==> run a: inputs <==
// riscv_cpu
module riscv_cpu(
	input  rst,
	input  clk,
	output reg [31:0] PC,
	output Inst_Req_Valid,
	input Inst_Req_Ack,
	input  [31:0] Instruction,
	input Inst_Valid,
	output Inst_Ack,
	output [31:0] Address,
	output MemWrite,
	output [31:0] Write_data,
	output [3:0] Write_strb,
	output MemRead,
	input Mem_Req_Ack,
	input  [31:0] Read_data,
	input Read_data_Valid,
	output Read_data_Ack
);
Settings: LEC_CHECK=0, CAP_MARGIN=20, CORE_MARGIN=2, CORE_UTILIZATION=57, CTS_CLUSTER_SIZE=34, HOLD_SLACK_MARGIN=0.27, PLACE_DENSITY_LB_ADDON=0.03, SETUP_SLACK_MARGIN=1.37, SLEW_MARGIN=20, TNS_END_PERCENT=60; clock period 4.7 ns.
run.sh (not shown) runs the stock make flow with config.mk's settings and CLKGATE_MAP_FILE=.
==> run b (differences from run a) <==
CAP_MARGIN = 40   (was 20)
CELL_PAD_IN_SITES_DETAIL_PLACEMENT = 0   (was default)
CORE_UTILIZATION = 56   (was 57)
CTS_CLUSTER_SIZE = default   (was 34)
HOLD_SLACK_MARGIN = default   (was 0.27)
MIN_ROUTING_LAYER = met1   (was default)
PLACE_DENSITY_LB_ADDON = default   (was 0.03)
SETUP_SLACK_MARGIN = 0.67   (was 1.37)
TNS_END_PERCENT = 70   (was 60)
==> flow/constraint.sdc (replaced) <==
create_clock -name core_clock -period 2.59 [get_ports {clk}]
set_input_delay 0.5180 -clock core_clock [delete_from_list [all_inputs] [get_ports {clk}]]
set_output_delay 0.5180 -clock core_clock [all_outputs]
set_load 0.01 [all_outputs]
==> run c (differences from run a) <==
CORE_UTILIZATION = 40   (was 57)
CTS_CLUSTER_SIZE = default   (was 34)
HOLD_SLACK_MARGIN = default   (was 0.27)
PLACE_DENSITY_LB_ADDON = default   (was 0.03)
SETUP_SLACK_MARGIN = default   (was 1.37)
TNS_END_PERCENT = default   (was 60)
==> flow/constraint.sdc (replaced) <==
create_clock -name core_clock -period 8.5 [get_ports {clk}]
set_input_delay 1.7000 -clock core_clock [delete_from_list [all_inputs] [get_ports {clk}]]
set_output_delay 1.7000 -clock core_clock [all_outputs]
set_load 0.01 [all_outputs]
==> comparison table <==
item	run c	run b	run a
Status	finished clean	stopped before the end	finished with violations
Last stage reached	-	5_1_grt	-
Layout check failures	-	-	negative setup slack
Post-route worst hold slack	0.490 ns	-	0.387 ns
DRC Markers	0	-	0
Layout overhead on the synthesized area	13.3%	-	28.1%
Total Negative Setup Slacks	0 ns	-	-60.29 ns
Combinational-cell power consumption	2.69 mW	-	6.87 mW
Power consumed by sequential cells	7.16 mW	-	13.0 mW
Die height	429 um	363 um	360 um
Final number of hold-violating endpoints	0	-	0
Max_cap viols	0	-	0
Cell area after placement	0.0772 mm^2	0.0881 mm^2	0.0835 mm^2
Buffer share of cell area	0.0487	-	0.147
Transition at the pin with the smallest max-transition slack	1.31 ns	-	1.15 ns
Hold Path Stages	2	-	2
Data arrival time of the worst path	8.52 ns	-	7.22 ns

==> ember <==
Starting RTL as in the previous note.
Design riscv_cpu, start of the top module:
module riscv_cpu(
	input  rst,
	input  clk,
	output reg [31:0] PC,
	output Inst_Req_Valid,
	input Inst_Req_Ack,
	input  [31:0] Instruction,
	input Inst_Valid,
	output Inst_Ack,
	output [31:0] Address,
	output MemWrite,
	output [31:0] Write_data,
	output [3:0] Write_strb,
	output MemRead,
	input Mem_Req_Ack,
	input  [31:0] Read_data,
	input Read_data_Valid,
	output Read_data_Ack
);
export LEC_CHECK = 0
export ABC_AREA = 1
export CAP_MARGIN = 20
export CORE_ASPECT_RATIO = 1.1
export CORE_MARGIN = 2
export CORE_UTILIZATION = 72
export CTS_CLUSTER_DIAMETER = 394
export CTS_CLUSTER_SIZE = 98
export SLEW_MARGIN = 20
export TNS_END_PERCENT = 100
create_clock -name core_clock -period 2.71 [get_ports {clk}]
==> violet (differences from ember) <==
==> flow/config.mk (replaced) <==
export PLATFORM = sky130hd
export DESIGN_NAME = riscv_cpu
export DESIGN_NICKNAME = riscv_cpu
export VERILOG_FILES = /design/flow/design.v
export SDC_FILE = /design/flow/constraint.sdc
export NUM_CORES = 4
export LEC_CHECK = 0
export ABC_AREA = 1
export CAP_MARGIN = 30
export CORE_MARGIN = 2
export CORE_UTILIZATION = 40
export CTS_CLUSTER_SIZE = 14
export SLEW_MARGIN = 20
==> flow/constraint.sdc (replaced) <==
create_clock -name core_clock -period 8.5 [get_ports {clk}]
set_input_delay 1.7000 -clock core_clock [delete_from_list [all_inputs] [get_ports {clk}]]
set_output_delay 1.7000 -clock core_clock [all_outputs]
set_load 0.01 [all_outputs]
==> run summary <==
Notes from the flow run.

Status:
- The run stopped with a tool error.
- Per the run summary, the flow got no further than global routing.
- The tool reported: "[ERROR GRT-0232] Routing congestion too high. Check the congestion heatmap in the GUI".

GRT:
- The run puts the routing usage on met2 at 88.7%.
- Overall routing resource usage recorded by global route was a little over two thirds.
# the run above: ember

==> run summary <==
Notes from the flow run.

Logic synthesis:
- For reference, the top logic cell family by area is simple AND/OR/NAND/NOR gates.

Pwr:
- The run puts the overall power of the completed layout at 15400 uW.

GRT:
- The run puts the via count of the first global-routing pass at 68400.
- Global routing consumed, over all layers together, approximately 38% of the routing resources.
- For met2 alone, demand over resource in global routing was 55.3%.

Finish:
- The run gives the total of clock buffers placed in the layout as 191.

Status:
- The run finished with no timing, DRC or antenna violations.
# the run above: violet


==> tundra <==
Starting RTL as in the previous note.
clock: 4.59 ns
lec_check: 0
abc_area: 1
cap_margin: 30
cell_pad_in_sites_detail_placement: 1
cell_pad_in_sites_global_placement: 0
core_aspect_ratio: 1.62
core_margin: 2
core_utilization: 40
cts_cluster_diameter: 186
cts_cluster_size: 18
place_density_lb_addon: 0.01
slew_margin: 35
tns_end_percent: 70
==> delta: changes against tundra <==
==> flow/config.mk (replaced) <==
export PLATFORM = sky130hd
export DESIGN_NAME = riscv_cpu
export DESIGN_NICKNAME = riscv_cpu
export VERILOG_FILES = /design/flow/design.v
export SDC_FILE = /design/flow/constraint.sdc
export NUM_CORES = 4
export LEC_CHECK = 0
export CAP_MARGIN = 20
export CORE_MARGIN = 2
export CORE_UTILIZATION = 66
export MAX_ROUTING_LAYER = met4
export SETUP_SLACK_MARGIN = 0.83
export SLEW_MARGIN = 20
==> flow/constraint.sdc (replaced) <==
create_clock -name core_clock -period 7.03 [get_ports {clk}]
set_input_delay 1.4060 -clock core_clock [delete_from_list [all_inputs] [get_ports {clk}]]
set_output_delay 1.4060 -clock core_clock [all_outputs]
set_load 0.01 [all_outputs]
==> qor summary <==
Synth Area per Inst: delta 12.5 sq um; tundra 7.99 sq um
Post-detailed-placement half-perimeter wirelength: delta 225000 um; tundra 323000 um
Routability congestion estimate from global placement: delta 1.19; tundra 1.14
Chip Area, Yosys: delta 72200 sq um; tundra 74600 sq um
Starting density of the core: delta 66.4%; tundra 40.3%
Simple-gate share of the synthesized area: delta 12.1%; tundra 21.5%
Level count of the clock H-tree: delta 4; tundra 3
CORE AREA: delta 109000 sq um; tundra 185000 sq um
Top-area cell share: delta 46.6%; tundra 45.1%
Instance area at placement: delta 77000 sq um; tundra 87700 sq um
Synth Area in XOR/XNOR: delta 0.825%; tundra 0.470%
Unique cell types: delta 108; tundra 63
Die Height: delta 335 um; tundra 554 um
Synth Seq Share: delta 50.4%; tundra 48.8%
Number of buffers inserted during clock tree synthesis: delta 130; tundra 80
Multiplexer share of the synthesized area: delta 22.5%; tundra 0.0671%
Number of gates resized after cts: delta 111; tundra 343
Synthesized area: delta 72200 sq um; tundra 74600 sq um
Yosys stat cell total: delta 5784; tundra 9329
Cells after DPL: delta 7213; tundra 12500
Post-synthesis share of cell area spent on full adders, half adders and majority gates: delta 2.24%; tundra 2.16%
Outcome: delta did not finish; tundra failed layout checks
Stage where the flow stopped: delta 5_1_grt; tundra -
Layout check failures: delta -; tundra setup timing
Worst slack, placed: delta 0.0378 ns; tundra -1.42 ns
Die width: delta 335 um; tundra 343 um

==> 04-24 <==
riscv_cpu again, from the RTL that the note above started with.
==> flow/config.mk <==
export PLATFORM = sky130hd
export DESIGN_NAME = riscv_cpu
export DESIGN_NICKNAME = riscv_cpu
export VERILOG_FILES = /design/flow/design.v
export SDC_FILE = /design/flow/constraint.sdc
export NUM_CORES = 4
export LEC_CHECK = 0
export ABC_AREA = 1
export CAP_MARGIN = 30
export CELL_PAD_IN_SITES_DETAIL_PLACEMENT = 1
export CELL_PAD_IN_SITES_GLOBAL_PLACEMENT = 3
export CORE_ASPECT_RATIO = 1.35
export CORE_MARGIN = 3
export CORE_UTILIZATION = 68
export MAX_ROUTING_LAYER = met4
export MIN_ROUTING_LAYER = met2
export PLACE_DENSITY = 0.4
export SETUP_SLACK_MARGIN = -0.2
export SLEW_MARGIN = 20
==> flow/constraint.sdc <==
create_clock -name core_clock -period 7.5 [get_ports {clk}]
set_input_delay 1.5000 -clock core_clock [delete_from_list [all_inputs] [get_ports {clk}]]
set_output_delay 1.5000 -clock core_clock [all_outputs]
set_load 0.01 [all_outputs]
==> 03-09 (differences from 04-24) <==
Settings changed: ABC_AREA 1 to unset, CAP_MARGIN 30 to 20, CELL_PAD_IN_SITES_DETAIL_PLACEMENT 1 to unset, CELL_PAD_IN_SITES_GLOBAL_PLACEMENT 3 to unset, CORE_ASPECT_RATIO 1.35 to unset, CORE_MARGIN 3 to 2, CORE_UTILIZATION 68 to 57, MAX_ROUTING_LAYER met4 to unset, MIN_ROUTING_LAYER met2 to unset, PLACE_DENSITY 0.4 to unset, SETUP_SLACK_MARGIN -0.2 to 0.83.
==> flow/constraint.sdc (replaced) <==
create_clock -name core_clock -period 4.46 [get_ports {clk}]
set_input_delay 0.8920 -clock core_clock [delete_from_list [all_inputs] [get_ports {clk}]]
set_output_delay 0.8920 -clock core_clock [all_outputs]
set_load 0.01 [all_outputs]
==> 01-08 (differences from 04-24) <==
Settings changed: ABC_AREA 1 to unset, CAP_MARGIN 30 to 20, CELL_PAD_IN_SITES_DETAIL_PLACEMENT 1 to unset, CELL_PAD_IN_SITES_GLOBAL_PLACEMENT 3 to unset, CORE_ASPECT_RATIO 1.35 to unset, CORE_MARGIN 3 to 2, CORE_UTILIZATION 68 to 11, MAX_ROUTING_LAYER met4 to unset, MIN_ROUTING_LAYER met2 to unset, PLACE_DENSITY 0.4 to unset, SETUP_SLACK_MARGIN -0.2 to unset.
==> flow/constraint.sdc (replaced) <==
create_clock -name core_clock -period 10.6 [get_ports {clk}]
set_input_delay 2.1200 -clock core_clock [delete_from_list [all_inputs] [get_ports {clk}]]
set_output_delay 2.1200 -clock core_clock [all_outputs]
set_load 0.01 [all_outputs]
==> flow_metrics.env <==
# flow metrics
export IMPL_core_area_mm2=0.654
export IMPL_synthTopCellsByCount="1205 x nor2_1, 1120 x edfxtp_1, 642 x mux4_2"
export IMPL_mux_area_share_pct=22.5
export IMPL_synth_area_mm2=0.0722
export IMPL_xor_area_share_pct=0.825
export IMPL_synthSimpleGateAreaFrac_pct=12.1
export IMPL_aoi_share_pct=7.85
export IMPL_synth_area_yosys_mm2=0.0722
export IMPL_dieArea_mm2=0.662
export IMPL_top_logic_kind="multiplexers"
export IMPL_status="no timing/DRC/antenna violations"
export IMPL_synth_cells=5784
export IMPL_syn_area_per_cell_um2=12.5
export IMPL_die_height_um=814
export IMPL_area_leaders="edfxtp_1 47%, mux4_2 20%, nor2_1 6.3%, dfxtp_1 3.8%, ha_1 2.2%"
export IMPL_placementRows=297
export IMPL_yosysSeqAreaShare_pct=50.4
That was 01-08.
==> flow_metrics.env <==
# flow metrics
export IMPL_core_area_mm2=0.126
export IMPL_synthSimpleGateAreaFrac_pct=12.1
export IMPL_setup_viol=58
export IMPL_fin_ws_ns=-2.03
export IMPL_placementRows=130
export IMPL_status="failed layout checks"
export IMPL_syn_area_per_cell_um2=12.5
export IMPL_top_logic_kind="multiplexers"
export IMPL_synthTopCellsByCount="1205 x nor2_1, 1120 x edfxtp_1, 642 x mux4_2"
export IMPL_dieArea_mm2=0.129
export IMPL_synth_area_mm2=0.0722
export IMPL_area_leaders="edfxtp_1 47%, mux4_2 20%, nor2_1 6.3%, dfxtp_1 3.8%, ha_1 2.2%"
export IMPL_violatedChecks="negative setup slack"
That was 03-09.
==> flow_metrics.env <==
# flow metrics
export IMPL_status="did not finish"
export IMPL_stop_stage="global placement without I/O"
export IMPL_error_message="[ERROR GPL-0301] Utilization 154.722 % exceeds 100%."
export IMPL_synth_area_mm2=0.0746
export IMPL_synthTopCellsByCount="2028 x nor2_1, 1307 x nand2_1, 1203 x o21ai_0"
export IMPL_top_logic_kind="simple AND/OR/NAND/NOR gates"
export IMPL_dieArea_mm2=0.114
export IMPL_synth_area_yosys_mm2=0.0746
export IMPL_xor_area_share_pct=0.470
export IMPL_yosysSeqAreaShare_pct=48.8
That was 04-24.

==> job 325: inputs <==
Starting RTL as in the previous note.
Settings: LEC_CHECK=0, CAP_MARGIN=20, CORE_MARGIN=2, CORE_UTILIZATION=59, SETUP_SLACK_MARGIN=1.49, SLEW_MARGIN=20; clock period 5.72 ns.
==> job 1142 (differences from job 325) <==
Settings changed: ABC_AREA set to 1, CORE_ASPECT_RATIO set to 1.1, CORE_UTILIZATION 59 to 72, CTS_CLUSTER_DIAMETER set to 394, CTS_CLUSTER_SIZE set to 98, PLACE_DENSITY set to 0.82, SETUP_SLACK_MARGIN 1.49 to not set, TNS_END_PERCENT set to 100.
==> flow/constraint.sdc (replaced) <==
create_clock -name core_clock -period 2.85 [get_ports {clk}]
set_input_delay 0.5700 -clock core_clock [delete_from_list [all_inputs] [get_ports {clk}]]
set_output_delay 0.5700 -clock core_clock [all_outputs]
set_load 0.01 [all_outputs]
==> deck_impl_summary.md <==
Run Summary

Run status
  – Status: complete, but fails checks
  – Blocking Checks: negative setup slack

STA
  – Pins Over Slew Limit: 0
  – Worst setup margin: -0.818 ns
  – Final Setup Violations: 32

Detailed routing
  – Detailed Route Iter0 Violations: 12,365

Setup path
  – Reg-to-Reg Start: IR[6]$_DFFE_PP_

Final layout
  – Area Overhead vs Synth: 24.6%

Global routing
  – GRT overflow: 0
Source of the figures above: job 325

==> deck_impl_summary.md <==
Physical Implementation Snapshot

Run status
  – Err: [ERROR GRT-0116] Global routing finished with congestion. Check the congestion regions in the DRC Viewer.
  – Exit stage: global routing (5_1_grt)
  – Status: aborted with a tool error

Yosys
  – Main flop type: edfxtp_1

Global routing
  – GRT overflow: 4
  – Met3 Use GR: 0.507

Placed design
  – Placed Cells: 11,460
Source of the figures above: job 1142


==> 02-17 <==
riscv_cpu again, from the RTL that the note above started with.
==> flow/design.v (excerpt) <==
module riscv_cpu(
	input  rst,
	input  clk,
	output reg [31:0] PC,
	output Inst_Req_Valid,
	input Inst_Req_Ack,
	input  [31:0] Instruction,
	input Inst_Valid,
	output Inst_Ack,
	output [31:0] Address,
	output MemWrite,
	output [31:0] Write_data,
	output [3:0] Write_strb,
	output MemRead,
	input Mem_Req_Ack,
	input  [31:0] Read_data,
	input Read_data_Valid,
	output Read_data_Ack
);
==> flow/config.mk <==
export PLATFORM = sky130hd
export DESIGN_NAME = riscv_cpu
export DESIGN_NICKNAME = riscv_cpu
export VERILOG_FILES = /design/flow/design.v
export SDC_FILE = /design/flow/constraint.sdc
export NUM_CORES = 4
export LEC_CHECK = 0
export CAP_MARGIN = 40
export CELL_PAD_IN_SITES_DETAIL_PLACEMENT = 0
export CORE_MARGIN = 2
export CORE_UTILIZATION = 58
export MIN_ROUTING_LAYER = met1
export PLACE_DENSITY_LB_ADDON = 0.04
export SETUP_SLACK_MARGIN = 1.47
export SLEW_MARGIN = 20
export TNS_END_PERCENT = 70
==> flow/constraint.sdc <==
create_clock -name core_clock -period 5.17 [get_ports {clk}]
set_input_delay 1.0340 -clock core_clock [delete_from_list [all_inputs] [get_ports {clk}]]
set_output_delay 1.0340 -clock core_clock [all_outputs]
set_load 0.01 [all_outputs]
==> inputs of 08-14, as changes to 02-17 <==
CAP_MARGIN = 30   (was 40)
CELL_PAD_IN_SITES_DETAIL_PLACEMENT = 2   (was 0)
CELL_PAD_IN_SITES_GLOBAL_PLACEMENT = 3   (was default)
CORE_MARGIN = 3   (was 2)
CORE_UTILIZATION = 68   (was 58)
MAX_ROUTING_LAYER = met5   (was default)
MIN_ROUTING_LAYER = met2   (was met1)
PLACE_DENSITY = 0.4   (was default)
PLACE_DENSITY_LB_ADDON = default   (was 0.04)
SETUP_SLACK_MARGIN = default   (was 1.47)
TNS_END_PERCENT = default   (was 70)
==> flow/constraint.sdc (replaced) <==
create_clock -name core_clock -period 8.5 [get_ports {clk}]
set_input_delay 1.7000 -clock core_clock [delete_from_list [all_inputs] [get_ports {clk}]]
set_output_delay 1.7000 -clock core_clock [all_outputs]
set_load 0.01 [all_outputs]
==> run summary <==
fresh numbers from the pnr run: Top Metal Used met5, clock slew at reported path FFs 70 ps, fin worst setup slack -1370 ps, R2R setup slack -1370 ps, Blocking Checks setup timing, Final setup viols 32, status finished with violations, setup tns final -42100 ps
[end of results for 02-17]
==> run summary <==
run results: Failed at global placement without I/O, status aborted with a tool error, area fraction in xor and xnor cells 0.00825, Cell Rows 118, top cells by area edfxtp_1 47%, mux4_2 20%, nor2_1 6.3%, stop err [ERROR GPL-0301] Utilization 125.960 % exceeds 100%., Post-synth top cells 1205 x nor2_1, 1120 x edfxtp_1, 642 x mux4_2, 419 x clkbuf_1, 320 x nand2_1, Max-area cell share 0.466, post-synth top area cell edfxtp_1, Synth cell types 108, Syn Inst Count 5784
[end of results for 08-14]
Power and IR drop assume default switching activity.
